File: flow/run.sh
#!/bin/bash
# the make line also repeats each setting of config.mk as NAME=value (left out here)
make -C /OpenROAD-flow-scripts/flow DESIGN_CONFIG=/design/flow/config.mk WORK_HOME=/design/flow/orfs CLKGATE_MAP_FILE= finish
File: flow/config.mk
export PLATFORM = sky130hd
export DESIGN_NAME = execution_unit
export DESIGN_NICKNAME = execution_unit
export VERILOG_FILES = /design/flow/design.v
export SDC_FILE = /design/flow/constraint.sdc
export NUM_CORES = 4
export LEC_CHECK = 0
export ABC_AREA = 0
export CAP_MARGIN = 20
export CELL_PAD_IN_SITES_GLOBAL_PLACEMENT = 0
export CORE_MARGIN = 6
export CORE_UTILIZATION = 60
export CTS_CLUSTER_SIZE = 18
export HOLD_SLACK_MARGIN = -0.04
export MAX_ROUTING_LAYER = met5
export PLACE_DENSITY_LB_ADDON = 0.06
export SETUP_SLACK_MARGIN = -0.77
export SLEW_MARGIN = 20
File: flow/constraint.sdc
create_clock -name core_clock -period 13.7 [get_ports {clk}]
set_input_delay 2.7400 -clock core_clock [delete_from_list [all_inputs] [get_ports {clk}]]
set_output_delay 2.7400 -clock core_clock [all_outputs]
set_load 0.01 [all_outputs]
File: flow/design.v
typedef struct packed { logic req; logic [2:0] req_id; logic req_type; logic [63:0] req_data1; logic [63:0] req_data2;} req_pkt_type;
typedef struct packed { logic rsp; logic [2:0] rsp_id; logic [63:0] rsp_data;} rsp_pkt_type;
module execution_unit (
input logic clk,
input logic rst_b,
input logic req,
input logic [2:0] req_id,
input logic req_type,
input logic [63:0] req_data1,
input logic [63:0] req_data2,
output logic fifo_full,
output logic rsp,
output logic [2:0] rsp_id,
output logic [63:0] rsp_data );
req_pkt_type input_req;
rsp_pkt_type output_rsp;
assign input_req = {req, req_id, req_type, req_data1, req_data2};
assign rsp = output_rsp.rsp;
assign rsp_id = output_rsp.rsp_id;
assign rsp_data = output_rsp.rsp_data;
logic write_in, read;
req_pkt_type output_req;
logic mul_req, mul_rsp, mul_grant, mul_free;
logic [2:0] mul_req_id, mul_rsp_id;
logic [63:0] mul_rsp_data;
logic add_req, add_rsp, add_grant, add_free;
logic [2:0] add_req_id, add_rsp_id;
logic [63:0] add_rsp_data;
logic [1:0] rr_req;
logic [1:0] rr_grant;
assign write_in = input_req.req;
inp_fifo i_inp_fifo(.clk(clk), .rst_b(rst_b), .write_in(write_in), .read(read), .input_req(input_req), .output_req(output_req), .fifo_full(fifo_full));
assign read = output_req.req && (mul_req || add_req);
assign mul_req = output_req.req && (output_req.req_type == 1'b1) && mul_free;
mul i_mul (
.clk(clk), .rst_b(rst_b), 
.mul_req(mul_req),
.mul_req_id(output_req.req_id),
.mul_data1(output_req.req_data1),
.mul_data2(output_req.req_data2),
.grant(mul_grant),
.mul_rsp(mul_rsp),
.mul_rsp_id(mul_rsp_id),
.mul_rsp_data(mul_rsp_data),
.mul_free(mul_free)
);
assign add_req = output_req.req && (output_req.req_type == 1'b0) && add_free;
add i_add (
.clk(clk), .rst_b(rst_b), 
.add_req(add_req),
.add_req_id(output_req.req_id),
.add_data1(output_req.req_data1),
.add_data2(output_req.req_data2),
.grant(add_grant),
.add_rsp(add_rsp),
.add_rsp_id(add_rsp_id),
.add_rsp_data(add_rsp_data),
.add_free(add_free)
);
assign rr_req = {mul_rsp, add_rsp};
assign mul_grant = rr_grant[1];
assign add_grant = rr_grant[0];
assign rr_grant = {rr_req[1], rr_req[0] & ~rr_req[1]};
assign output_rsp.rsp = |rr_grant;
assign output_rsp.rsp_id = rr_grant[1] ? mul_rsp_id : rr_grant[0] ? add_rsp_id : '0;
assign output_rsp.rsp_data = rr_grant[1] ? mul_rsp_data : rr_grant[0] ? add_rsp_data : '0;
endmodule
module inp_fifo #(parameter DEPTH = 4, PTR_WIDTH = $clog2(DEPTH))
(
   input  logic   clk,
   input  logic   rst_b,
   input logic    write_in, 
   input logic    read, 
   input req_pkt_type input_req,  
   output req_pkt_type output_req,  
   output logic fifo_full   
);
logic fifo_empty;
logic [DEPTH-1:0][132:0] fifo_mem;  
logic [PTR_WIDTH-1 : 0] rd_ptr;
logic [PTR_WIDTH-1 : 0] wr_ptr;
logic [PTR_WIDTH : 0] count;
always_ff @(posedge clk or negedge rst_b)
begin
   if(~rst_b) begin
      wr_ptr     <= '0;       
      rd_ptr     <= '0;      
      count <= '0;
      fifo_mem <= '0;
   end else begin
   if(read) begin
         rd_ptr <= rd_ptr + 1'b1;                          
   end  
   if(write_in) begin
         fifo_mem[wr_ptr] <= input_req;              
         wr_ptr <= wr_ptr + 1'b1;           
   end
   if(read && !write_in) begin
	  count <= count - 1;
   end   
   else if(write_in && !read) begin
	  count <= count + 1;
   end   
   end
end   
assign output_req = !fifo_empty ? fifo_mem[rd_ptr] : '0;
assign fifo_empty = (count == 0) ? 1'b1 : 1'b0;                            
assign fifo_full = (count == DEPTH) ? 1'b1 : 1'b0;
endmodule
module add (
    input logic clk,
	input logic rst_b,
    input logic add_req,
	input logic [2:0] add_req_id,
	input logic [63:0] add_data1,
	input logic [63:0] add_data2,
	input logic grant,
	output logic add_rsp,
	output logic [2:0] add_rsp_id,
	output logic [63:0] add_rsp_data,
	output logic add_free
);
logic add_req_q;
logic [2:0] add_req_id_q;
logic [63:0] add_data1_q, add_data2_q;
logic add_rsp_prev;
logic [2:0] add_rsp_id_prev;
logic [64:0] add_rsp_data_prev;
always_ff @(posedge clk or negedge rst_b) begin
    if(!rst_b) begin
	    add_free <= 1'b1;
		add_rsp <= '0;
		add_rsp_id <= '0;
		add_rsp_data <= '0;
		add_rsp_prev <= '0;
		add_req_q <= '0;
	end else 
	begin
	    if(add_req) add_free <= 1'b0;
	    add_req_q <= add_req;
		add_req_id_q <= add_req_id;
		add_data1_q <= add_data1;
		add_data2_q <= add_data2;
		add_rsp_prev <= add_req_q;
		add_rsp_id_prev <= add_req_id_q;
		add_rsp_data_prev <= (add_data1_q + add_data2_q);
		if(grant) begin
		    add_free <= 1'b1;
			add_rsp <= 0;
			add_rsp_id <= '0;
			add_rsp_data <= '0;
		end else begin
			if(add_rsp_prev) begin
				add_rsp <= 1'b1;
				add_rsp_id <= add_rsp_id_prev;
				add_rsp_data <= add_rsp_data_prev[63:0];
			end
		end	
    end
end
endmodule
module mul (
    input logic clk,
	input logic rst_b,
    input logic mul_req,
	input logic [2:0] mul_req_id,
	input logic [63:0] mul_data1,
	input logic [63:0] mul_data2,
	input logic grant,
	output logic mul_rsp,
	output logic [2:0] mul_rsp_id,
	output logic [63:0] mul_rsp_data,
	output logic mul_free
);
logic mul_req_q;
logic [2:0] mul_req_id_q;
logic [63:0] mul_data1_q, mul_data2_q;
logic mul_req_q2;
logic [2:0] mul_req_id_q2;
logic [63:0] mul_data1_q2, mul_data2_q2;
logic mul_rsp_prev;
logic [2:0] mul_rsp_id_prev;
logic [128:0] mul_rsp_data_prev;
always_ff @(posedge clk or negedge rst_b) begin
    if(!rst_b) begin
	    mul_free <= 1'b1;
		mul_req_q <= '0;
		mul_req_q2 <= '0;
		mul_rsp <= '0;
		mul_rsp_id <= '0;
		mul_rsp_data <= '0;
		mul_rsp_prev <= '0;
	end else begin
	    if(mul_req) mul_free <= 1'b0;
	    mul_req_q <= mul_req;
		mul_req_id_q <= mul_req_id;
		mul_data1_q <= mul_data1;
		mul_data2_q <= mul_data2;
		mul_req_q2 <= mul_req_q;
		mul_req_id_q2 <= mul_req_id_q;
		mul_data1_q2 <= mul_data1_q;
		mul_data2_q2 <= mul_data2_q;
		mul_rsp_prev <= mul_req_q2;
		mul_rsp_id_prev <= mul_req_id_q2;
		mul_rsp_data_prev <= (mul_data1_q2 * mul_data2_q2);
		if(grant) begin
		    mul_free <= 1'b1;
			mul_rsp <= 0;
			mul_rsp_id <= '0;
			mul_rsp_data <= '0;
		end else begin
			if(mul_rsp_prev) begin
				mul_rsp <= 1'b1;
				mul_rsp_id <= mul_rsp_id_prev;
				mul_rsp_data <= mul_rsp_data_prev[63:0];
			end
		end	
    end
end
endmodule
==> flow_summary.html, run 1 <==
<p>Metrics extracted from the flow reports.</p>
<table>
<tr><th>Metric</th><th>Value</th></tr>
<tr><th colspan="2">Worst setup path</th></tr>
<tr><td>Category of cells accounting for the largest share of critical-path delay</td><td>adder cells</td></tr>
<tr><td>CP peak stage delay</td><td>700 ps</td></tr>
<tr><td>Max stage delay cell, worst path</td><td>buf_4</td></tr>
<tr><td>Required arrival time at the worst endpoint</td><td>14160 ps</td></tr>
<tr><td>Stages on worst setup path</td><td>29</td></tr>
<tr><td>Register-to-register setup slack</td><td>3470 ps</td></tr>
<tr><td>Peak fanout along the critical path</td><td>52</td></tr>
<tr><td>CP arrival</td><td>10690 ps</td></tr>
<tr><td>Critical register-to-register path endpoint</td><td>i_mul.mul_rsp_data_prev[61]</td></tr>
<tr><td>Cell mode on critical path</td><td>fa_1</td></tr>
<tr><td>R2r worst-path depth</td><td>29</td></tr>
<tr><td>Launch instance of the worst register-to-register path</td><td>i_mul.mul_data2_q2[1]</td></tr>
<tr><td>Total buffers and inverters traversed by the critical path</td><td>7</td></tr>
<tr><td>Class of the most critical setup path</td><td>register to register</td></tr>
<tr><td>Beginning of the critical path</td><td>i_mul.mul_data2_q2[1]</td></tr>
<tr><td>Worst Setup EP</td><td>i_mul.mul_rsp_data_prev[61]</td></tr>
<tr><td>Endpoint type of the worst setup path</td><td>register</td></tr>
<tr><td>Startpoint types</td><td>register</td></tr>
<tr><th colspan="2">Final timing</th></tr>
<tr><td>Layout Skew</td><td>75.4 ps</td></tr>
<tr><td>Slew HR</td><td>0.228</td></tr>
<tr><td>Final setup viols</td><td>0</td></tr>
<tr><td>Final hold violation count</td><td>0</td></tr>
<tr><td>Post-Route Setup TNS</td><td>0 ps</td></tr>
<tr><td>Post-route clock period utilization</td><td>0.747</td></tr>
<tr><td>Fin crit period</td><td>10230 ps</td></tr>
<tr><td>Worst Setup Slack, final</td><td>3470 ps</td></tr>
<tr><td>Final-report max-slew violation count</td><td>0</td></tr>
<tr><td>Slew at the pin with the worst max-slew slack</td><td>1160 ps</td></tr>
<tr><td>Maximum clock frequency</td><td>97.8 MHz</td></tr>
<tr><td>RSZ-0062 raised after global routing</td><td>no</td></tr>
<tr><th colspan="2">Logic synthesis</th></tr>
<tr><td>Post-synth EDFFs</td><td>393</td></tr>
<tr><td>Leading cell types by count after synthesis</td><td>inv_1 (1938), fa_1 (1833), nand2_1 (1246), and2_1 (941), dfrtp_1 (680)</td></tr>
<tr><td>Distinct lib cells used</td><td>74</td></tr>
<tr><td>Synth Cell Area</td><td>0.108 mm2</td></tr>
<tr><td>Register share after synthesis</td><td>0.268</td></tr>
<tr><td>Synthesized-area fraction occupied by adder cells</td><td>0.385</td></tr>
<tr><td>Top cell type by total area after synthesis</td><td>fa_1</td></tr>
<tr><td>Simple logic cell fraction of the synthesized area</td><td>0.121</td></tr>
<tr><td>Post-synthesis cell type with the largest instance count</td><td>inv_1</td></tr>
<tr><td>Multiplexer share</td><td>0.0406</td></tr>
<tr><td># Cells Yosys</td><td>10087</td></tr>
<tr><td>Synthesis area per yosys</td><td>0.108 mm2</td></tr>
<tr><td>Net count entering floorplan</td><td>12434</td></tr>
<tr><td>Synth async-reset ratio</td><td>0.634</td></tr>
<tr><td>Top flip-flop cell by instance count after synthesis</td><td>dfrtp_1</td></tr>
<tr><td>Mapped Cells</td><td>10087</td></tr>
<tr><td>Top cells, area</td><td>fa_1 (34%), dfrtp_1 (16%), edfxtp_1 (11%)</td></tr>
<tr><td>Dominant kind of combinational cell</td><td>adder cells</td></tr>
<tr><td>Yosys Warn Count</td><td>3</td></tr>
<tr><td>Compound-Gate Fraction of Synth Area</td><td>0.0744</td></tr>
<tr><td>Mean Syn Cell Area</td><td>10.7 um2</td></tr>
<tr><td>Synthesis-stage register bit count</td><td>1075</td></tr>
<tr><td>Xor/xnor share</td><td>0.0198</td></tr>
<tr><td>Top-area cell share</td><td>0.341</td></tr>
<tr><th colspan="2">CTS</th></tr>
<tr><td>H-tree depth</td><td>3</td></tr>
<tr><td>Resized cells post-CTS</td><td>0</td></tr>
<tr><td>Post-CTS clock slew at the launch and capture registers of the worst setup and hold paths</td><td>60 ps</td></tr>
<tr><td>Number of buffers inserted to repair setup after CTS</td><td>0</td></tr>
<tr><td>Clk Latency, worst-skew pair</td><td>750 ps</td></tr>
<tr><td>Clk sinks</td><td>1075</td></tr>
<tr><td>Clock Tree Root</td><td>clkbuf_16</td></tr>
<tr><td>Hold-fix buffers, CTS</td><td>0</td></tr>
<tr><td>Maximum root-to-sink buffer count</td><td>3</td></tr>
<tr><td>CTS tree</td><td>done</td></tr>
<tr><td>Total clock buffers created by CTS</td><td>104</td></tr>
<tr><th colspan="2">Floorplan</th></tr>
<tr><td>Die boundary height</td><td>436 um</td></tr>
<tr><td>Std-Cell Rows</td><td>154</td></tr>
<tr><td>Core region area</td><td>0.177 mm2</td></tr>
<tr><td>Area of the die</td><td>0.190 mm2</td></tr>
<tr><td>Horizontal die size</td><td>436 um</td></tr>
<tr><td>Top-Level Pins</td><td>204</td></tr>
<tr><td>Initial core utilization</td><td>0.608</td></tr>
<tr><th colspan="2">Route</th></tr>
<tr><td>Uppermost metal layer occupied by signal nets</td><td>met5</td></tr>
<tr><td>Total vias in the final route</td><td>74530</td></tr>
<tr><td>Met3 wire len</td><td>29900 um</td></tr>
<tr><td>Detailed-routing iteration count for the pre-antenna-repair pass</td><td>6</td></tr>
<tr><td>Total Wirelength</td><td>332000 um</td></tr>
<tr><td>Antenna viol nets, final</td><td>0</td></tr>
<tr><td>Total DRC errors in the routed layout</td><td>0</td></tr>
<tr><td>Average wire per standard cell</td><td>26.8 um</td></tr>
<tr><td>Detailed-routed wire length on met2</td><td>155000 um</td></tr>
<tr><td>Routed met1 length</td><td>128000 um</td></tr>
<tr><td>Number of DRC markers in iteration 0</td><td>6347</td></tr>
<tr><td>Vias per inst</td><td>6.03</td></tr>
<tr><th colspan="2">Hold path</th></tr>
<tr><td>Origin of the worst min-delay path</td><td>i_mul.mul_req_q</td></tr>
<tr><td>Worst hold path cell count</td><td>0</td></tr>
<tr><td>Path category of the worst min-delay check</td><td>register to register</td></tr>
<tr><td>Endpoint with the worst hold slack</td><td>i_mul.mul_req_q2</td></tr>
<tr><th colspan="2">Outcome</th></tr>
<tr><td>Status</td><td>complete, no violations</td></tr>
<tr><th colspan="2">Layout</th></tr>
<tr><td>Layout-stage area growth over the synthesis result</td><td>7.08%</td></tr>
<tr><td>Number of inserted filler cells in the final layout</td><td>13977</td></tr>
<tr><td>Number of nets in the final layout</td><td>12258</td></tr>
<tr><th colspan="2">Global route</th></tr>
<tr><td>Wire length of the first global-routing pass</td><td>511000 um</td></tr>
<tr><td>Maximum number of pins on one net before global-route repair</td><td>175</td></tr>
<tr><td>Global-route usage over all layers</td><td>0.356</td></tr>
<tr><td>Number of global-route vias before repair</td><td>80746</td></tr>
<tr><td>Antenna violations before repair</td><td>31</td></tr>
<tr><td>Overflow left after global routing</td><td>0</td></tr>
<tr><th colspan="2">Flow run</th></tr>
<tr><td>Max-cap viol count</td><td>0</td></tr>
<tr><td>Tool Warnings</td><td>42</td></tr>
<tr><th colspan="2">Placed design</th></tr>
<tr><td>Detail Placement HPWL</td><td>241000 um</td></tr>
<tr><td>GPL Wtd Cong</td><td>0.947</td></tr>
<tr><td>Port bufs</td><td>203</td></tr>
<tr><td>Post-placement worst setup slack</td><td>3650 ps</td></tr>
</table>
stage by stage:
stage	utilization	instance area [um2]	std cells	hold slack [ps]
2_1_floorplan	-	108000	10087	331
3_3_place_gp	0.630	112000	12144	335
3_5_place_dp	0.630	112000	12144	337
4_1_cts	0.650	115000	12337	351
5_1_grt	0.651	115000	12340	363
6_report	0.651	115000	12357	350
cell type report:
| type | count | area [um2] | area share |
|---|---|---|---|
| diodes | 19 | 47.5 | 0.000413 |
| well taps | 2340 | 2930 | 0.0254 |
| multi-input cells | 6412 | 69100 | 0.599 |
| repair buffers | 380 | 3460 | 0.0300 |
| clock inverters | 49 | 687 | 0.00596 |
| clock buffers | 144 | 2910 | 0.0253 |
| inverters | 1938 | 7270 | 0.0631 |
| flip-flops and latches | 1075 | 28900 | 0.251 |
layer usage:
layer  global-route usage  vias up
met5                    0        -
met1                0.481    39143
met3               0.0669      816
li1                     -    30786
met4                0.166       18
met2                0.566     3767
==> run 2: changes to the inputs <==
Settings changed: CELL_PAD_IN_SITES_GLOBAL_PLACEMENT 0 to not set, CORE_MARGIN 6 to 2, CORE_UTILIZATION 60 to 72, CTS_CLUSTER_SIZE 18 to 37, GPL_ROUTABILITY_DRIVEN set to 1, HOLD_SLACK_MARGIN -0.04 to not set, MAX_ROUTING_LAYER met5 to met4, PLACE_DENSITY_LB_ADDON 0.06 to not set, SETUP_SLACK_MARGIN -0.77 to 0.06, TNS_END_PERCENT set to 55.
Clock period 13.7 ns to 7.27 ns, I/O delays scaled along.
==> flow_summary.html, run 2 <==
<p>Metrics extracted from the flow reports.</p>
<table>
<tr><th>Metric</th><th>Value</th></tr>
<tr><th colspan="2">Outcome</th></tr>
<tr><td>Status</td><td>failed layout checks</td></tr>
<tr><td>Layout checks that failed</td><td>negative setup slack</td></tr>
<tr><th colspan="2">CTS</th></tr>
<tr><td>Clk sinks</td><td>1075</td></tr>
<tr><td>Maximum root-to-sink buffer count</td><td>3</td></tr>
<tr><td>Clk Latency, worst-skew pair</td><td>710 ps</td></tr>
<tr><td>Total clock buffers created by CTS</td><td>94</td></tr>
<tr><td>CTS tree</td><td>done</td></tr>
<tr><td>Post-CTS clock slew at the launch and capture registers of the worst setup and hold paths</td><td>70 ps</td></tr>
<tr><td>H-tree depth</td><td>3</td></tr>
<tr><td>Clock Tree Root</td><td>clkbuf_16</td></tr>
<tr><th colspan="2">Worst setup path</th></tr>
<tr><td>Beginning of the critical path</td><td>i_mul.mul_data2_q2[16]</td></tr>
<tr><td>Endpoint type of the worst setup path</td><td>register</td></tr>
<tr><td>Class of the most critical setup path</td><td>register to register</td></tr>
<tr><td>Peak fanout along the critical path</td><td>18</td></tr>
<tr><td>CP peak stage delay</td><td>590 ps</td></tr>
<tr><td>Launch instance of the worst register-to-register path</td><td>i_mul.mul_data2_q2[16]</td></tr>
<tr><td>Cell mode on critical path</td><td>fa_1</td></tr>
<tr><td>Category of cells accounting for the largest share of critical-path delay</td><td>adder cells</td></tr>
<tr><td>Register-to-register setup slack</td><td>-1600 ps</td></tr>
<tr><td>Worst Setup EP</td><td>i_mul.mul_rsp_data_prev[62]</td></tr>
<tr><td>Startpoint types</td><td>register</td></tr>
<tr><td>Stages on worst setup path</td><td>29</td></tr>
<tr><td>Critical register-to-register path endpoint</td><td>i_mul.mul_rsp_data_prev[62]</td></tr>
<tr><td>Max stage delay cell, worst path</td><td>fa_1</td></tr>
<tr><td>Total buffers and inverters traversed by the critical path</td><td>8</td></tr>
<tr><td>R2r worst-path depth</td><td>29</td></tr>
<tr><td>CP arrival</td><td>9380 ps</td></tr>
<tr><td>Required arrival time at the worst endpoint</td><td>7780 ps</td></tr>
<tr><th colspan="2">Route</th></tr>
<tr><td>Detailed-routing iteration count for the pre-antenna-repair pass</td><td>8</td></tr>
<tr><td>Uppermost metal layer occupied by signal nets</td><td>met4</td></tr>
<tr><td>Number of DRC markers in iteration 0</td><td>10048</td></tr>
<tr><td>Total vias in the final route</td><td>80297</td></tr>
<tr><td>Total DRC errors in the routed layout</td><td>0</td></tr>
<tr><td>Detailed-routed wire length on met2</td><td>151000 um</td></tr>
<tr><td>Met3 wire len</td><td>49000 um</td></tr>
<tr><td>Antenna viol nets, final</td><td>0</td></tr>
<tr><td>Total Wirelength</td><td>342000 um</td></tr>
<tr><td>Vias per inst</td><td>6.38</td></tr>
<tr><td>Average wire per standard cell</td><td>27.1 um</td></tr>
<tr><td>Routed met1 length</td><td>121000 um</td></tr>
<tr><th colspan="2">Global route</th></tr>
<tr><td>Wire length of the first global-routing pass</td><td>508000 um</td></tr>
<tr><td>Number of global-route vias before repair</td><td>83790</td></tr>
<tr><td>Overflow left after global routing</td><td>0</td></tr>
<tr><td>Antenna violations before repair</td><td>36</td></tr>
<tr><td>Global-route usage over all layers</td><td>0.460</td></tr>
<tr><td>Maximum number of pins on one net before global-route repair</td><td>177</td></tr>
<tr><th colspan="2">Layout</th></tr>
<tr><td>MI comb area</td><td>0.0700 mm2</td></tr>
<tr><td>Util after Layout</td><td>0.827</td></tr>
<tr><td>Number of inserted filler cells in the final layout</td><td>7894</td></tr>
<tr><td>Area taken by flip-flops and latches</td><td>0.0289 mm2</td></tr>
<tr><td>Final instance area</td><td>0.122 mm2</td></tr>
<tr><td>Number of nets in the final layout</td><td>12887</td></tr>
<tr><td>Final non-filler cell total</td><td>12587</td></tr>
<tr><td>Layout-stage area growth over the synthesis result</td><td>13.7%</td></tr>
<tr><th colspan="2">Flow run</th></tr>
<tr><td>Max-cap viol count</td><td>0</td></tr>
<tr><td>Tool Warnings</td><td>54</td></tr>
<tr><th colspan="2">Floorplan</th></tr>
<tr><td>Horizontal die size</td><td>391 um</td></tr>
<tr><td>Die boundary height</td><td>391 um</td></tr>
<tr><td>Core region area</td><td>0.148 mm2</td></tr>
<tr><td>Initial core utilization</td><td>0.727</td></tr>
<tr><td>Area of the die</td><td>0.153 mm2</td></tr>
<tr><td>Top-Level Pins</td><td>204</td></tr>
<tr><td>Std-Cell Rows</td><td>141</td></tr>
<tr><th colspan="2">Placed design</th></tr>
<tr><td>Area after DPL</td><td>0.117 mm2</td></tr>
<tr><td>Inst Count DP</td><td>12297</td></tr>
<tr><td>GPL Wtd Cong</td><td>0.986</td></tr>
<tr><td>Post-placement worst setup slack</td><td>-1870 ps</td></tr>
<tr><td>Detail Placement HPWL</td><td>256000 um</td></tr>
<tr><td>Port bufs</td><td>203</td></tr>
<tr><th colspan="2">Logic synthesis</th></tr>
<tr><td>Top cells, area</td><td>fa_1 (34%), dfrtp_1 (16%), edfxtp_1 (11%)</td></tr>
<tr><td>Synth Cell Area</td><td>0.108 mm2</td></tr>
<tr><td>Top cell type by total area after synthesis</td><td>fa_1</td></tr>
<tr><td>Synthesis area per yosys</td><td>0.108 mm2</td></tr>
<tr><td>Xor/xnor share</td><td>0.0198</td></tr>
<tr><td>Yosys Warn Count</td><td>3</td></tr>
<tr><td>Mapped Cells</td><td>10087</td></tr>
<tr><td>Synthesized-area fraction occupied by adder cells</td><td>0.385</td></tr>
<tr><td>Leading cell types by count after synthesis</td><td>inv_1 (1938), fa_1 (1833), nand2_1 (1246), and2_1 (941), dfrtp_1 (680)</td></tr>
<tr><td>Distinct lib cells used</td><td>74</td></tr>
<tr><td>Mean Syn Cell Area</td><td>10.7 um2</td></tr>
<tr><td># Cells Yosys</td><td>10087</td></tr>
<tr><td>Net count entering floorplan</td><td>12434</td></tr>
<tr><td>Top-area cell share</td><td>0.341</td></tr>
<tr><td>Top flip-flop cell by instance count after synthesis</td><td>dfrtp_1</td></tr>
<tr><td>Compound-Gate Fraction of Synth Area</td><td>0.0744</td></tr>
<tr><td>Post-synthesis cell type with the largest instance count</td><td>inv_1</td></tr>
<tr><td>Multiplexer share</td><td>0.0406</td></tr>
<tr><td>Simple logic cell fraction of the synthesized area</td><td>0.121</td></tr>
<tr><td>Post-synth EDFFs</td><td>393</td></tr>
<tr><td>Register share after synthesis</td><td>0.268</td></tr>
<tr><td>Synthesis-stage register bit count</td><td>1075</td></tr>
<tr><td>Dominant kind of combinational cell</td><td>adder cells</td></tr>
<tr><td>Synth async-reset ratio</td><td>0.634</td></tr>
<tr><th colspan="2">Final timing</th></tr>
<tr><td>Layout Skew</td><td>38.6 ps</td></tr>
<tr><td>Fin crit period</td><td>8870 ps</td></tr>
<tr><td>Maximum clock frequency</td><td>113 MHz</td></tr>
<tr><td>Post-Route Setup TNS</td><td>-49560 ps</td></tr>
<tr><td>Final-report max-slew violation count</td><td>0</td></tr>
<tr><td>RSZ-0062 raised after global routing</td><td>yes</td></tr>
<tr><td>Post-route clock period utilization</td><td>1.22</td></tr>
<tr><td>Post-Route Hold Slack</td><td>348 ps</td></tr>
<tr><td>Worst Setup Slack, final</td><td>-1600 ps</td></tr>
<tr><td>Final setup viols</td><td>49</td></tr>
<tr><td>Slew at the pin with the worst max-slew slack</td><td>1130 ps</td></tr>
<tr><td>Final hold violation count</td><td>0</td></tr>
<tr><td>Slew HR</td><td>0.248</td></tr>
<tr><th colspan="2">Hold path</th></tr>
<tr><td>Endpoint with the worst hold slack</td><td>i_mul.mul_req_q2</td></tr>
<tr><td>Worst hold path cell count</td><td>0</td></tr>
<tr><td>Origin of the worst min-delay path</td><td>i_mul.mul_req_q</td></tr>
<tr><td>Path category of the worst min-delay check</td><td>register to register</td></tr>
</table>
==> run 2: layout make-up <==
class	count	share of cell area
inverters	1938	0.0594
flip-flops and latches	1075	0.236
diodes	39	0.000798
clock inverters	53	0.00560
multi-input cells	6412	0.572
well taps	1930	0.0197
clock buffers	121	0.0206
repair buffers	1019	0.0855
==> run 2: repair_timing <==
| action | in CTS | in global routing |
|---|---|---|
| hold buffers | 0 | 0 |
| setup endpoints to repair | 49 | 50 |
| buffers inserted | 23 | 44 |
| resized | 135 | 178 |
| pin swaps | 62 | 115 |
| cloned | 1 | 7 |
==> run 2: per-layer routing <==
layer	up-vias	global-route usage
met5	-	-
met4	0	0.181
met3	1486	0.136
met1	40450	0.615
met2	6265	0.672
li1	32096	-
==> run 3: changes to the inputs <==
Settings changed: ABC_AREA 0 to 1, CAP_MARGIN 20 to 5, CELL_PAD_IN_SITES_DETAIL_PLACEMENT set to 2, CELL_PAD_IN_SITES_GLOBAL_PLACEMENT set to 3, CORE_UTILIZATION 72 to 23, CTS_CLUSTER_SIZE 37 to 69, GPL_ROUTABILITY_DRIVEN 1 to 0, MIN_ROUTING_LAYER set to met2, SETUP_SLACK_MARGIN 0.06 to not set.
==> flow_summary.html, run 3 <==
<p>Metrics extracted from the flow reports.</p>
<table>
<tr><th>Metric</th><th>Value</th></tr>
<tr><th colspan="2">Outcome</th></tr>
<tr><td>Status</td><td>failed layout checks</td></tr>
<tr><td>Layout checks that failed</td><td>negative setup slack</td></tr>
<tr><th colspan="2">Logic synthesis</th></tr>
<tr><td>Top cells, area</td><td>fa_1 (33%), dfrtp_1 (15%), inv_1 (12%)</td></tr>
<tr><td>Compound-Gate Fraction of Synth Area</td><td>0.0871</td></tr>
<tr><td>Synthesized-area fraction occupied by adder cells</td><td>0.370</td></tr>
<tr><td>Xor/xnor share</td><td>0.0119</td></tr>
<tr><td>Synth async-reset ratio</td><td>0.634</td></tr>
<tr><td>Synthesis-stage register bit count</td><td>1075</td></tr>
<tr><td>Distinct lib cells used</td><td>61</td></tr>
<tr><td>Mapped Cells</td><td>13123</td></tr>
<tr><td>Dominant kind of combinational cell</td><td>adder cells</td></tr>
<tr><td>Post-synth EDFFs</td><td>393</td></tr>
<tr><td>Top-area cell share</td><td>0.328</td></tr>
<tr><td>Top flip-flop cell by instance count after synthesis</td><td>dfrtp_1</td></tr>
<tr><td>Mean Syn Cell Area</td><td>8.53 um2</td></tr>
<tr><td>Leading cell types by count after synthesis</td><td>inv_1 (3657), nand2_1 (3074), fa_1 (1833), o21ai_0 (685), dfrtp_1 (680)</td></tr>
<tr><td>Simple logic cell fraction of the synthesized area</td><td>0.124</td></tr>
<tr><td>Multiplexer share</td><td>0</td></tr>
<tr><td>Top cell type by total area after synthesis</td><td>fa_1</td></tr>
<tr><td>Post-synthesis cell type with the largest instance count</td><td>inv_1</td></tr>
<tr><td>Net count entering floorplan</td><td>15470</td></tr>
<tr><td>Register share after synthesis</td><td>0.258</td></tr>
<tr><td>Yosys Warn Count</td><td>3</td></tr>
<tr><td>Synth Cell Area</td><td>0.112 mm2</td></tr>
<tr><td>Synthesis area per yosys</td><td>0.112 mm2</td></tr>
<tr><td># Cells Yosys</td><td>13123</td></tr>
<tr><th colspan="2">Worst setup path</th></tr>
<tr><td>Register-to-register setup slack</td><td>-1340 ps</td></tr>
<tr><td>Category of cells accounting for the largest share of critical-path delay</td><td>adder cells</td></tr>
<tr><td>Startpoint types</td><td>register</td></tr>
<tr><td>CP arrival</td><td>9170 ps</td></tr>
<tr><td>Max stage delay cell, worst path</td><td>fa_2</td></tr>
<tr><td>Peak fanout along the critical path</td><td>5</td></tr>
<tr><td>CP peak stage delay</td><td>630 ps</td></tr>
<tr><td>Critical register-to-register path endpoint</td><td>i_mul.mul_rsp_data_prev[62]</td></tr>
<tr><td>Beginning of the critical path</td><td>i_mul.mul_data2_q2[7]</td></tr>
<tr><td>Endpoint type of the worst setup path</td><td>register</td></tr>
<tr><td>Cell mode on critical path</td><td>inv_2</td></tr>
<tr><td>Total buffers and inverters traversed by the critical path</td><td>14</td></tr>
<tr><td>Stages on worst setup path</td><td>34</td></tr>
<tr><td>R2r worst-path depth</td><td>34</td></tr>
<tr><td>Required arrival time at the worst endpoint</td><td>7830 ps</td></tr>
<tr><td>Worst Setup EP</td><td>i_mul.mul_rsp_data_prev[62]</td></tr>
<tr><td>Launch instance of the worst register-to-register path</td><td>i_mul.mul_data2_q2[7]</td></tr>
<tr><td>Class of the most critical setup path</td><td>register to register</td></tr>
<tr><th colspan="2">Global route</th></tr>
<tr><td>Wire length of the first global-routing pass</td><td>747000 um</td></tr>
<tr><td>Antenna violations before repair</td><td>0</td></tr>
<tr><td>Maximum number of pins on one net before global-route repair</td><td>189</td></tr>
<tr><td>Number of global-route vias before repair</td><td>151682</td></tr>
<tr><td>Overflow left after global routing</td><td>0</td></tr>
<tr><td>Global-route usage over all layers</td><td>0.332</td></tr>
<tr><th colspan="2">Final timing</th></tr>
<tr><td>Final setup viols</td><td>51</td></tr>
<tr><td>Final-report max-slew violation count</td><td>0</td></tr>
<tr><td>Worst Setup Slack, final</td><td>-1340 ps</td></tr>
<tr><td>Slew at the pin with the worst max-slew slack</td><td>1190 ps</td></tr>
<tr><td>RSZ-0062 raised after global routing</td><td>yes</td></tr>
<tr><td>Final hold violation count</td><td>0</td></tr>
<tr><td>Maximum clock frequency</td><td>116 MHz</td></tr>
<tr><td>Layout Skew</td><td>96.3 ps</td></tr>
<tr><td>Post-Route Setup TNS</td><td>-44350 ps</td></tr>
<tr><td>Slew HR</td><td>0.205</td></tr>
<tr><td>Post-route clock period utilization</td><td>1.18</td></tr>
<tr><td>Fin crit period</td><td>8610 ps</td></tr>
<tr><th colspan="2">Floorplan</th></tr>
<tr><td>Core region area</td><td>0.485 mm2</td></tr>
<tr><td>Die boundary height</td><td>701 um</td></tr>
<tr><td>Initial core utilization</td><td>0.231</td></tr>
<tr><td>Std-Cell Rows</td><td>256</td></tr>
<tr><td>Top-Level Pins</td><td>204</td></tr>
<tr><td>Area of the die</td><td>0.492 mm2</td></tr>
<tr><td>Horizontal die size</td><td>701 um</td></tr>
<tr><th colspan="2">CTS</th></tr>
<tr><td>Clock Tree Root</td><td>clkbuf_16</td></tr>
<tr><td>Clk Latency, worst-skew pair</td><td>890 ps</td></tr>
<tr><td>Total clock buffers created by CTS</td><td>142</td></tr>
<tr><td>CTS tree</td><td>done</td></tr>
<tr><td>Clk sinks</td><td>1075</td></tr>
<tr><td>H-tree depth</td><td>4</td></tr>
<tr><td>Post-CTS clock slew at the launch and capture registers of the worst setup and hold paths</td><td>60 ps</td></tr>
<tr><td>Maximum root-to-sink buffer count</td><td>4</td></tr>
<tr><th colspan="2">Route</th></tr>
<tr><td>Vias per inst</td><td>6.00</td></tr>
<tr><td>Detailed-routing iteration count for the pre-antenna-repair pass</td><td>8</td></tr>
<tr><td>Average wire per standard cell</td><td>25.7 um</td></tr>
<tr><td>Antenna viol nets, final</td><td>0</td></tr>
<tr><td>Total Wirelength</td><td>528000 um</td></tr>
<tr><td>Total DRC errors in the routed layout</td><td>0</td></tr>
<tr><td>Total vias in the final route</td><td>123195</td></tr>
<tr><td>Number of DRC markers in iteration 0</td><td>13954</td></tr>
<tr><th colspan="2">Placed design</th></tr>
<tr><td>Detail Placement HPWL</td><td>395000 um</td></tr>
<tr><td>Area after DPL</td><td>0.129 mm2</td></tr>
<tr><td>Port bufs</td><td>203</td></tr>
<tr><td>Post-placement worst setup slack</td><td>-1550 ps</td></tr>
<tr><th colspan="2">Layout</th></tr>
<tr><td>Layout-stage area growth over the synthesis result</td><td>24.7%</td></tr>
<tr><td>Number of nets in the final layout</td><td>16275</td></tr>
<tr><td>Final instance area</td><td>0.140 mm2</td></tr>
<tr><th colspan="2">Flow run</th></tr>
<tr><td>Max-cap viol count</td><td>0</td></tr>
<tr><td>Tool Warnings</td><td>52</td></tr>
<tr><th colspan="2">Hold path</th></tr>
<tr><td>Path category of the worst min-delay check</td><td>register to register</td></tr>
<tr><td>Endpoint with the worst hold slack</td><td>i_add.add_rsp_prev</td></tr>
<tr><td>Origin of the worst min-delay path</td><td>i_add.add_req_q</td></tr>
<tr><td>Worst hold path cell count</td><td>0</td></tr>
</table>
run 3: through the flow:
step,utilization,hold slack [ps],cells
after floorplan,-,331,13123
final,0.288,346,20529
after CTS,0.282,349,20398
after global routing,0.287,354,20481
after detailed placement,0.266,335,20023
after global placement,0.266,336,20023
run 3: routing by layer:
metal  wire [um]  share of wire  GRT usage  vias to the layer above
met5           0              0          -                        -
met4       28700          0.054     0.0435                        0
met3      223000           0.42      0.435                     1805
met2      277000           0.52      0.387                    36761
met1           0              0          -                    44599
li1            -              -          -                    40030
run 3: final cells by class:
| cell class | instances | area [um2] |
|---|---|---|
| Timing Repair Buffer | 1388 | 14800 |
| Antenna cell | 48 | 120 |
| Fill cell | 54830 | 346000 |
| Multi-Input combinational cell | 7648 | 69400 |
| Clock inverter | 45 | 430 |
| Clock buffer | 202 | 4080 |
| Sequential cell | 1075 | 28900 |
| Tap cell | 6450 | 8070 |
| Inverter | 3673 | 13800 |
run 3: repair_timing:
item / in CTS / in global routing
gates resized: 416 / 491
hold buffers: 0 / 0
cloned: 21 / 11
pin swaps: 144 / 239
setup buffers: 109 / 86
endpoints found under the setup margin: 52 / 53
==> run 4: changes to the inputs <==
Settings changed: CORE_MARGIN 2 to 4, MAX_ROUTING_LAYER met4 to met5, SETUP_SLACK_MARGIN set to 1.56.
Clock period 7.27 ns to 17.3 ns, I/O delays scaled along.
==> flow_summary.html, run 4 <==
<p>Metrics extracted from the flow reports.</p>
<table>
<tr><th>Metric</th><th>Value</th></tr>
<tr><th colspan="2">Logic synthesis</th></tr>
<tr><td>Simple logic cell fraction of the synthesized area</td><td>0.124</td></tr>
<tr><td>Synthesized-area fraction occupied by adder cells</td><td>0.370</td></tr>
<tr><td>Synthesis area per yosys</td><td>0.112 mm2</td></tr>
<tr><td># Cells Yosys</td><td>13123</td></tr>
<tr><td>Mapped Cells</td><td>13123</td></tr>
<tr><td>Leading cell types by count after synthesis</td><td>inv_1 (3657), nand2_1 (3074), fa_1 (1833), o21ai_0 (685), dfrtp_1 (680)</td></tr>
<tr><td>Mean Syn Cell Area</td><td>8.53 um2</td></tr>
<tr><td>Distinct lib cells used</td><td>61</td></tr>
<tr><td>Post-synthesis cell type with the largest instance count</td><td>inv_1</td></tr>
<tr><td>Multiplexer share</td><td>0</td></tr>
<tr><td>Dominant kind of combinational cell</td><td>adder cells</td></tr>
<tr><td>Post-synth EDFFs</td><td>393</td></tr>
<tr><td>Yosys Warn Count</td><td>3</td></tr>
<tr><td>Top flip-flop cell by instance count after synthesis</td><td>dfrtp_1</td></tr>
<tr><td>Top cell type by total area after synthesis</td><td>fa_1</td></tr>
<tr><td>Register share after synthesis</td><td>0.258</td></tr>
<tr><td>Top-area cell share</td><td>0.328</td></tr>
<tr><td>Top cells, area</td><td>fa_1 (33%), dfrtp_1 (15%), inv_1 (12%)</td></tr>
<tr><td>Synth async-reset ratio</td><td>0.634</td></tr>
<tr><td>Xor/xnor share</td><td>0.0119</td></tr>
<tr><td>Compound-Gate Fraction of Synth Area</td><td>0.0871</td></tr>
<tr><td>Synthesis-stage register bit count</td><td>1075</td></tr>
<tr><td>Net count entering floorplan</td><td>15470</td></tr>
<tr><td>Synth Cell Area</td><td>0.112 mm2</td></tr>
<tr><th colspan="2">Final timing</th></tr>
<tr><td>Post-Route Setup TNS</td><td>0 ps</td></tr>
<tr><td>Final setup viols</td><td>0</td></tr>
<tr><td>Worst Setup Slack, final</td><td>7230 ps</td></tr>
<tr><td>RSZ-0062 raised after global routing</td><td>no</td></tr>
<tr><td>Final-report max-slew violation count</td><td>0</td></tr>
<tr><td>Slew HR</td><td>0.260</td></tr>
<tr><td>Fin crit period</td><td>10070 ps</td></tr>
<tr><td>Final hold violation count</td><td>0</td></tr>
<tr><td>Post-route clock period utilization</td><td>0.582</td></tr>
<tr><td>Layout Skew</td><td>100 ps</td></tr>
<tr><td>Slew at the pin with the worst max-slew slack</td><td>1110 ps</td></tr>
<tr><td>Maximum clock frequency</td><td>99.4 MHz</td></tr>
<tr><th colspan="2">Placed design</th></tr>
<tr><td>Post-placement worst setup slack</td><td>7260 ps</td></tr>
<tr><td>Detail Placement HPWL</td><td>373000 um</td></tr>
<tr><td>Inst Count DP</td><td>19224</td></tr>
<tr><td>Port bufs</td><td>203</td></tr>
<tr><th colspan="2">Global route</th></tr>
<tr><td>Wire length of the first global-routing pass</td><td>730000 um</td></tr>
<tr><td>GR Util met3</td><td>0.423</td></tr>
<tr><td>Met1 track utilization from global routing</td><td>0</td></tr>
<tr><td>Antenna violations before repair</td><td>1</td></tr>
<tr><td>Overflow left after global routing</td><td>0</td></tr>
<tr><td>Number of global-route vias before repair</td><td>146806</td></tr>
<tr><td>Maximum number of pins on one net before global-route repair</td><td>162</td></tr>
<tr><td>GR peak layer</td><td>met3</td></tr>
<tr><td>Met2 global-route usage</td><td>0.360</td></tr>
<tr><td>Global-route usage over all layers</td><td>0.305</td></tr>
<tr><th colspan="2">Route</th></tr>
<tr><td>Total DRC errors in the routed layout</td><td>0</td></tr>
<tr><td>Vias per inst</td><td>6.04</td></tr>
<tr><td>Number of DRC markers in iteration 0</td><td>13022</td></tr>
<tr><td>Antenna viol nets, final</td><td>0</td></tr>
<tr><td>Detailed-routing iteration count for the pre-antenna-repair pass</td><td>6</td></tr>
<tr><td>Average wire per standard cell</td><td>25.8 um</td></tr>
<tr><td>Total vias in the final route</td><td>117970</td></tr>
<tr><td>Total Wirelength</td><td>504000 um</td></tr>
<tr><th colspan="2">Outcome</th></tr>
<tr><td>Status</td><td>complete, no violations</td></tr>
<tr><th colspan="2">Worst setup path</th></tr>
<tr><td>R2r worst-path depth</td><td>30</td></tr>
<tr><td>Startpoint types</td><td>register</td></tr>
<tr><td>Class of the most critical setup path</td><td>register to register</td></tr>
<tr><td>Critical register-to-register path endpoint</td><td>i_mul.mul_rsp_data_prev[63]</td></tr>
<tr><td>Register-to-register setup slack</td><td>7230 ps</td></tr>
<tr><td>Required arrival time at the worst endpoint</td><td>17890 ps</td></tr>
<tr><td>CP arrival</td><td>10660 ps</td></tr>
<tr><td>Total buffers and inverters traversed by the critical path</td><td>10</td></tr>
<tr><td>Beginning of the critical path</td><td>i_mul.mul_data2_q2[30]</td></tr>
<tr><td>CP peak stage delay</td><td>960 ps</td></tr>
<tr><td>Launch instance of the worst register-to-register path</td><td>i_mul.mul_data2_q2[30]</td></tr>
<tr><td>Max stage delay cell, worst path</td><td>edfxtp_1</td></tr>
<tr><td>Worst Setup EP</td><td>i_mul.mul_rsp_data_prev[63]</td></tr>
<tr><td>Endpoint type of the worst setup path</td><td>register</td></tr>
<tr><td>Stages on worst setup path</td><td>30</td></tr>
<tr><td>Peak fanout along the critical path</td><td>32</td></tr>
<tr><td>Cell mode on critical path</td><td>fa_1</td></tr>
<tr><td>Category of cells accounting for the largest share of critical-path delay</td><td>adder cells</td></tr>
<tr><th colspan="2">Layout</th></tr>
<tr><td>Final non-filler cell total</td><td>19547</td></tr>
<tr><td>Util after Layout</td><td>0.260</td></tr>
<tr><td>Number of nets in the final layout</td><td>15277</td></tr>
<tr><td>Layout-stage area growth over the synthesis result</td><td>12.2%</td></tr>
<tr><th colspan="2">CTS</th></tr>
<tr><td>Clock Tree Root</td><td>clkbuf_16</td></tr>
<tr><td>Total clock buffers created by CTS</td><td>121</td></tr>
<tr><td>Number of buffers inserted to repair setup after CTS</td><td>0</td></tr>
<tr><td>Resized cells post-CTS</td><td>0</td></tr>
<tr><td>CTS tree</td><td>done</td></tr>
<tr><td>Post-CTS clock slew at the launch and capture registers of the worst setup and hold paths</td><td>70 ps</td></tr>
<tr><td>H-tree depth</td><td>3</td></tr>
<tr><td>Clk Latency, worst-skew pair</td><td>850 ps</td></tr>
<tr><td>Hold-fix buffers, CTS</td><td>0</td></tr>
<tr><td>Clk sinks</td><td>1075</td></tr>
<tr><td>Maximum root-to-sink buffer count</td><td>3</td></tr>
<tr><th colspan="2">Hold path</th></tr>
<tr><td>Worst hold path cell count</td><td>0</td></tr>
<tr><td>Path category of the worst min-delay check</td><td>register to register</td></tr>
<tr><td>Endpoint with the worst hold slack</td><td>i_mul.mul_rsp_prev</td></tr>
<tr><td>Origin of the worst min-delay path</td><td>i_mul.mul_req_q2</td></tr>
<tr><th colspan="2">Floorplan</th></tr>
<tr><td>Initial core utilization</td><td>0.231</td></tr>
<tr><td>Area of the die</td><td>0.498 mm2</td></tr>
<tr><td>Std-Cell Rows</td><td>255</td></tr>
<tr><td>Top-Level Pins</td><td>204</td></tr>
<tr><td>Core region area</td><td>0.483 mm2</td></tr>
<tr><td>Horizontal die size</td><td>705 um</td></tr>
<tr><td>Die boundary height</td><td>705 um</td></tr>
<tr><th colspan="2">Flow run</th></tr>
<tr><td>Tool Warnings</td><td>58</td></tr>
<tr><td>Max-cap viol count</td><td>0</td></tr>
</table>
[run 4: layer usage]
metal	vias to the layer above	share of wire
li1	38055	-
met1	42599	0
met2	35551	0.52
met3	1679	0.42
met4	86	0.049
met5	-	0.0056
[run 4: final cells by class]
type	instances	area, um2
Fill cell	55177	358000
Multi-Input combinational cell	7648	66500
Sequential cell	1075	28900
Inverter	3673	13800
Tap cell	6425	8040
Timing Repair Buffer	411	3910
Clock buffer	141	3120
Clock inverter	89	1040
Antenna cell	85	213
[run 4: through the flow]
step           instance area [um2]  hold WS (ps)
2_1_floorplan               112000           331
5_1_grt                     125000           357
4_1_cts                     125000           351
3_3_place_gp                121000           335
3_5_place_dp                121000           336
6_report                    126000           350
==> run 5: changes to the inputs <==
Settings changed: ABC_AREA 1 to 0, CAP_MARGIN 5 to 10, CELL_PAD_IN_SITES_DETAIL_PLACEMENT 2 to not set, CELL_PAD_IN_SITES_GLOBAL_PLACEMENT 3 to not set, CORE_MARGIN 4 to 2, CORE_UTILIZATION 23 to 72, CTS_CLUSTER_SIZE 69 to 37, GPL_ROUTABILITY_DRIVEN 0 to 1, MAX_ROUTING_LAYER met5 to met4, MIN_ROUTING_LAYER met2 to not set, SETUP_SLACK_MARGIN 1.56 to 0.49.
Clock period 17.3 ns to 7.27 ns, I/O delays scaled along.
==> flow_summary.html, run 5 <==
<p>Metrics extracted from the flow reports.</p>
<table>
<tr><th>Metric</th><th>Value</th></tr>
<tr><th colspan="2">Floorplan</th></tr>
<tr><td>Initial core utilization</td><td>0.727</td></tr>
<tr><td>Std-Cell Rows</td><td>141</td></tr>
<tr><td>Horizontal die size</td><td>391 um</td></tr>
<tr><td>Core region area</td><td>0.148 mm2</td></tr>
<tr><td>Top-Level Pins</td><td>204</td></tr>
<tr><td>Area of the die</td><td>0.153 mm2</td></tr>
<tr><td>Die boundary height</td><td>391 um</td></tr>
<tr><th colspan="2">Global route</th></tr>
<tr><td>Wire length of the first global-routing pass</td><td>512000 um</td></tr>
<tr><td>Maximum number of pins on one net before global-route repair</td><td>165</td></tr>
<tr><td>Number of global-route vias before repair</td><td>84531</td></tr>
<tr><td>Global-route usage over all layers</td><td>0.465</td></tr>
<tr><td>Antenna violations before repair</td><td>31</td></tr>
<tr><td>Overflow left after global routing</td><td>0</td></tr>
<tr><th colspan="2">Logic synthesis</th></tr>
<tr><td>Post-synthesis cell type with the largest instance count</td><td>inv_1</td></tr>
<tr><td>Synth Cell Area</td><td>0.108 mm2</td></tr>
<tr><td>Synthesis area per yosys</td><td>0.108 mm2</td></tr>
<tr><td>Post-synth EDFFs</td><td>393</td></tr>
<tr><td># Cells Yosys</td><td>10087</td></tr>
<tr><td>Top cell type by total area after synthesis</td><td>fa_1</td></tr>
<tr><td>Top cells, area</td><td>fa_1 (34%), dfrtp_1 (16%), edfxtp_1 (11%)</td></tr>
<tr><td>Synthesis-stage register bit count</td><td>1075</td></tr>
<tr><td>Synth async-reset ratio</td><td>0.634</td></tr>
<tr><td>Synthesized-area fraction occupied by adder cells</td><td>0.385</td></tr>
<tr><td>Yosys Warn Count</td><td>3</td></tr>
<tr><td>Mean Syn Cell Area</td><td>10.7 um2</td></tr>
<tr><td>Multiplexer share</td><td>0.0406</td></tr>
<tr><td>Register share after synthesis</td><td>0.268</td></tr>
<tr><td>Distinct lib cells used</td><td>74</td></tr>
<tr><td>Top-area cell share</td><td>0.341</td></tr>
<tr><td>Compound-Gate Fraction of Synth Area</td><td>0.0744</td></tr>
<tr><td>Xor/xnor share</td><td>0.0198</td></tr>
<tr><td>Net count entering floorplan</td><td>12434</td></tr>
<tr><td>Dominant kind of combinational cell</td><td>adder cells</td></tr>
<tr><td>Leading cell types by count after synthesis</td><td>inv_1 (1938), fa_1 (1833), nand2_1 (1246), and2_1 (941), dfrtp_1 (680)</td></tr>
<tr><td>Top flip-flop cell by instance count after synthesis</td><td>dfrtp_1</td></tr>
<tr><td>Simple logic cell fraction of the synthesized area</td><td>0.121</td></tr>
<tr><td>Mapped Cells</td><td>10087</td></tr>
<tr><th colspan="2">Worst setup path</th></tr>
<tr><td>Peak fanout along the critical path</td><td>9</td></tr>
<tr><td>Cell mode on critical path</td><td>fa_1</td></tr>
<tr><td>CP peak stage delay</td><td>560 ps</td></tr>
<tr><td>Class of the most critical setup path</td><td>register to register</td></tr>
<tr><td>Launch instance of the worst register-to-register path</td><td>i_mul.mul_data1_q2[9]</td></tr>
<tr><td>Endpoint type of the worst setup path</td><td>register</td></tr>
<tr><td>Register-to-register setup slack</td><td>-1540 ps</td></tr>
<tr><td>Max stage delay cell, worst path</td><td>fa_1</td></tr>
<tr><td>Category of cells accounting for the largest share of critical-path delay</td><td>adder cells</td></tr>
<tr><td>Stages on worst setup path</td><td>33</td></tr>
<tr><td>Critical register-to-register path endpoint</td><td>i_mul.mul_rsp_data_prev[55]</td></tr>
<tr><td>Startpoint types</td><td>register</td></tr>
<tr><td>Total buffers and inverters traversed by the critical path</td><td>12</td></tr>
<tr><td>Worst Setup EP</td><td>i_mul.mul_rsp_data_prev[55]</td></tr>
<tr><td>Required arrival time at the worst endpoint</td><td>7720 ps</td></tr>
<tr><td>Beginning of the critical path</td><td>i_mul.mul_data1_q2[9]</td></tr>
<tr><td>R2r worst-path depth</td><td>33</td></tr>
<tr><td>CP arrival</td><td>9250 ps</td></tr>
<tr><th colspan="2">CTS</th></tr>
<tr><td>Total clock buffers created by CTS</td><td>100</td></tr>
<tr><td>CTS tree</td><td>done</td></tr>
<tr><td>Clk Latency, worst-skew pair</td><td>740 ps</td></tr>
<tr><td>Maximum root-to-sink buffer count</td><td>3</td></tr>
<tr><td>H-tree depth</td><td>3</td></tr>
<tr><td>Clock Tree Root</td><td>clkbuf_16</td></tr>
<tr><td>Clk sinks</td><td>1075</td></tr>
<tr><td>Post-CTS clock slew at the launch and capture registers of the worst setup and hold paths</td><td>70 ps</td></tr>
<tr><th colspan="2">Layout</th></tr>
<tr><td>Final instance area</td><td>0.122 mm2</td></tr>
<tr><td>Number of nets in the final layout</td><td>12842</td></tr>
<tr><td>Layout-stage area growth over the synthesis result</td><td>13.4%</td></tr>
<tr><td>Number of inserted filler cells in the final layout</td><td>7900</td></tr>
<tr><th colspan="2">Placed design</th></tr>
<tr><td>Port bufs</td><td>203</td></tr>
<tr><td>GPL Wtd Cong</td><td>0.993</td></tr>
<tr><td>Area after DPL</td><td>0.117 mm2</td></tr>
<tr><td>Detail Placement HPWL</td><td>256000 um</td></tr>
<tr><th colspan="2">Final timing</th></tr>
<tr><td>RSZ-0062 raised after global routing</td><td>yes</td></tr>
<tr><td>Worst Setup Slack, final</td><td>-1540 ps</td></tr>
<tr><td>Maximum clock frequency</td><td>114 MHz</td></tr>
<tr><td>Final hold violation count</td><td>0</td></tr>
<tr><td>Final setup viols</td><td>48</td></tr>
<tr><td>Slew at the pin with the worst max-slew slack</td><td>1120 ps</td></tr>
<tr><td>Slew HR</td><td>0.254</td></tr>
<tr><td>Layout Skew</td><td>54.1 ps</td></tr>
<tr><td>Post-route clock period utilization</td><td>1.21</td></tr>
<tr><td>Final-report max-slew violation count</td><td>0</td></tr>
<tr><td>Fin crit period</td><td>8810 ps</td></tr>
<tr><th colspan="2">Route</th></tr>
<tr><td>Total vias in the final route</td><td>80079</td></tr>
<tr><td>Detailed-routed wire length on met2</td><td>151000 um</td></tr>
<tr><td>Detailed-routing iteration count for the pre-antenna-repair pass</td><td>9</td></tr>
<tr><td>Vias per inst</td><td>6.38</td></tr>
<tr><td>Number of DRC markers in iteration 0</td><td>10863</td></tr>
<tr><td>Routed met1 length</td><td>122000 um</td></tr>
<tr><td>Met3 wire len</td><td>48600 um</td></tr>
<tr><td>Total Wirelength</td><td>341000 um</td></tr>
<tr><td>Total DRC errors in the routed layout</td><td>0</td></tr>
<tr><td>Uppermost metal layer occupied by signal nets</td><td>met4</td></tr>
<tr><td>Antenna viol nets, final</td><td>0</td></tr>
<tr><td>Average wire per standard cell</td><td>27.1 um</td></tr>
<tr><th colspan="2">Outcome</th></tr>
<tr><td>Status</td><td>failed layout checks</td></tr>
<tr><td>Layout checks that failed</td><td>negative setup slack</td></tr>
<tr><th colspan="2">Hold path</th></tr>
<tr><td>Worst hold path cell count</td><td>0</td></tr>
<tr><td>Origin of the worst min-delay path</td><td>i_mul.mul_req_q</td></tr>
<tr><td>Path category of the worst min-delay check</td><td>register to register</td></tr>
<tr><td>Endpoint with the worst hold slack</td><td>i_mul.mul_req_q2</td></tr>
<tr><th colspan="2">Flow run</th></tr>
<tr><td>Tool Warnings</td><td>65</td></tr>
<tr><td>Max-cap viol count</td><td>0</td></tr>
</table>
-- run 5: layout make-up --
type	count	area [um2]	share of cell area
multi-input cells	6412	70300	0.576
flip-flops and latches	1075	28900	0.237
repair buffers	968	9780	0.0801
inverters	1938	7280	0.0596
clock buffers	135	2820	0.0231
well taps	1930	2410	0.0198
clock inverters	55	475	0.00390
diodes	43	108	0.000882
-- run 5: through the flow --
stage | setup TNS (ps) | worst slack [ps] | hold slack, ps | instances | util
after detailed placement | -48870 | -1630 | 335 | 12286 | 0.790
after global placement | -44920 | -1550 | 336 | 12286 | 0.790
after global routing | -54440 | -1740 | 351 | 12549 | 0.824
after CTS | -43290 | -1460 | 349 | 12494 | 0.818
after floorplan | -16800 | -968 | 331 | 10087 | -
final | -45340 | -1540 | 348 | 12556 | 0.825
-- run 5: repair_timing --
item / 4_1_cts / 5_1_grt
hold buffers: 0 / 0
hold endpoints to repair: 0 / 0
setup buffers: 18 / 18
endpoints found under the setup margin: 50 / 51
pin swaps: 69 / 69
gates cloned: 0 / 1
resized: 159 / 196
-- run 5: layer usage --
| metal | GRT usage | up-vias |
|---|---|---|
| li1 | - | 32011 |
| met1 | 0.620 | 40518 |
| met2 | 0.676 | 6254 |
| met3 | 0.145 | 1296 |
| met4 | 0.183 | 0 |
| met5 | - | - |
==> run 6: changes to the inputs <==
Settings changed: ABC_AREA 0 to 1, CAP_MARGIN 10 to 20, CORE_UTILIZATION 72 to 61, PLACE_DENSITY_LB_ADDON set to 0.03, SETUP_SLACK_MARGIN 0.49 to 1.12.
==> flow_summary.html, run 6 <==
<p>Metrics extracted from the flow reports.</p>
<table>
<tr><th>Metric</th><th>Value</th></tr>
<tr><th colspan="2">Outcome</th></tr>
<tr><td>Status</td><td>failed layout checks</td></tr>
<tr><td>Layout checks that failed</td><td>negative setup slack</td></tr>
<tr><th colspan="2">Global route</th></tr>
<tr><td>Antenna violations before repair</td><td>12</td></tr>
<tr><td>Maximum number of pins on one net before global-route repair</td><td>263</td></tr>
<tr><td>GR Util met3</td><td>0.0653</td></tr>
<tr><td>Met2 global-route usage</td><td>0.642</td></tr>
<tr><td>Global-route usage over all layers</td><td>0.414</td></tr>
<tr><td>Number of global-route vias before repair</td><td>93648</td></tr>
<tr><th colspan="2">Route</th></tr>
<tr><td>Antenna viol nets, final</td><td>0</td></tr>
<tr><td>Total DRC errors in the routed layout</td><td>0</td></tr>
<tr><td>Vias per inst</td><td>5.60</td></tr>
<tr><td>Total vias in the final route</td><td>90812</td></tr>
<tr><td>Total Wirelength</td><td>373000 um</td></tr>
<tr><td>Detailed-routing iteration count for the pre-antenna-repair pass</td><td>6</td></tr>
<tr><th colspan="2">Layout</th></tr>
<tr><td>Final instance area</td><td>0.130 mm2</td></tr>
<tr><td>Layout-stage area growth over the synthesis result</td><td>16.4%</td></tr>
<tr><td>Number of inserted filler cells in the final layout</td><td>13965</td></tr>
<tr><th colspan="2">Final timing</th></tr>
<tr><td>Maximum clock frequency</td><td>120 MHz</td></tr>
<tr><td>Slew at the pin with the worst max-slew slack</td><td>1170 ps</td></tr>
<tr><td>Worst Setup Slack, final</td><td>-1040 ps</td></tr>
<tr><td>Fin crit period</td><td>8310 ps</td></tr>
<tr><td>Final setup viols</td><td>49</td></tr>
<tr><td>Slew HR</td><td>0.219</td></tr>
<tr><td>Post-route clock period utilization</td><td>1.14</td></tr>
<tr><td>Final hold violation count</td><td>0</td></tr>
<tr><th colspan="2">Logic synthesis</th></tr>
<tr><td>Leading cell types by count after synthesis</td><td>inv_1 (3657), nand2_1 (3074), fa_1 (1833), o21ai_0 (685), dfrtp_1 (680)</td></tr>
<tr><td>Distinct lib cells used</td><td>61</td></tr>
<tr><td>Synth Cell Area</td><td>0.112 mm2</td></tr>
<tr><td>Yosys Warn Count</td><td>3</td></tr>
<tr><td>Top flip-flop cell by instance count after synthesis</td><td>dfrtp_1</td></tr>
<tr><td>Simple logic cell fraction of the synthesized area</td><td>0.124</td></tr>
<tr><td>Post-synthesis cell type with the largest instance count</td><td>inv_1</td></tr>
<tr><td>Synthesis area per yosys</td><td>0.112 mm2</td></tr>
<tr><td>Top cells, area</td><td>fa_1 (33%), dfrtp_1 (15%), inv_1 (12%)</td></tr>
<tr><td>Compound-Gate Fraction of Synth Area</td><td>0.0871</td></tr>
<tr><td># Cells Yosys</td><td>13123</td></tr>
<tr><td>Post-synth EDFFs</td><td>393</td></tr>
<tr><td>Synthesis-stage register bit count</td><td>1075</td></tr>
<tr><td>Mean Syn Cell Area</td><td>8.53 um2</td></tr>
<tr><td>Top-area cell share</td><td>0.328</td></tr>
<tr><td>Mapped Cells</td><td>13123</td></tr>
<tr><td>Net count entering floorplan</td><td>15470</td></tr>
<tr><td>Multiplexer share</td><td>0</td></tr>
<tr><th colspan="2">CTS</th></tr>
<tr><td>Clk sinks</td><td>1075</td></tr>
<tr><td>CTS tree</td><td>done</td></tr>
<tr><td>Post-CTS clock slew at the launch and capture registers of the worst setup and hold paths</td><td>70 ps</td></tr>
<tr><th colspan="2">Worst setup path</th></tr>
<tr><td>CP peak stage delay</td><td>680 ps</td></tr>
<tr><td>Startpoint types</td><td>register</td></tr>
<tr><td>Worst Setup EP</td><td>i_mul.mul_rsp_data_prev[51]</td></tr>
<tr><td>Critical register-to-register path endpoint</td><td>i_mul.mul_rsp_data_prev[51]</td></tr>
<tr><td>Peak fanout along the critical path</td><td>7</td></tr>
<tr><td>Required arrival time at the worst endpoint</td><td>7820 ps</td></tr>
<tr><td>R2r worst-path depth</td><td>31</td></tr>
<tr><td>Launch instance of the worst register-to-register path</td><td>i_mul.mul_data2_q2[28]</td></tr>
<tr><td>Register-to-register setup slack</td><td>-1040 ps</td></tr>
<tr><th colspan="2">Hold path</th></tr>
<tr><td>Endpoint with the worst hold slack</td><td>i_add.add_rsp_prev</td></tr>
<tr><td>Path category of the worst min-delay check</td><td>register to register</td></tr>
<tr><td>Origin of the worst min-delay path</td><td>i_add.add_req_q</td></tr>
<tr><td>Worst hold path cell count</td><td>0</td></tr>
<tr><th colspan="2">Floorplan</th></tr>
<tr><td>Std-Cell Rows</td><td>157</td></tr>
<tr><td>Initial core utilization</td><td>0.612</td></tr>
<tr><td>Horizontal die size</td><td>432 um</td></tr>
<tr><td>Top-Level Pins</td><td>204</td></tr>
<tr><th colspan="2">Placed design</th></tr>
<tr><td>Post-placement worst setup slack</td><td>-1060 ps</td></tr>
</table>
==> run 6: cell type report <==
class,count,area (um2),share of cell area
antenna,19,47.5,0.000365
inverter,3673,13800,0.106
clock buffer,154,2990,0.0229
sequential,1075,28900,0.222
clock inverter,40,439,0.00337
tap,2385,2980,0.0229
timing repair buffer,1212,12500,0.0963
multi-input combinational,7648,68600,0.526
==> run 6: per-layer routing <==
layer / vias to the layer above / wire length (um)
li1: 39737 / -
met1: 45340 / 137000
met2: 4663 / 174000
met3: 1072 / 34000
met4: 0 / 29100
met5: - / 0
==> run 6: through the flow <==
stage               setup TNS, ps  std cells  hold slack (ps)  utilization
detailed placement         -37040      15854              345        0.675
global route               -45240      16193              360        0.713
global placement           -34330      15853              340        0.675
finish                     -34940      16206              359        0.713
floorplan                   -1940      13123              331            -
CTS                        -28780      16074              358        0.700
==> run 6: what timing repair did <==
item / CTS / global route
pin swaps: 24 / 174
gates resized: 192 / 333
hold buffers: 0 / 0
buffers inserted: 22 / 99
setup endpoints to repair: 55 / 55
cloned: 4 / 14
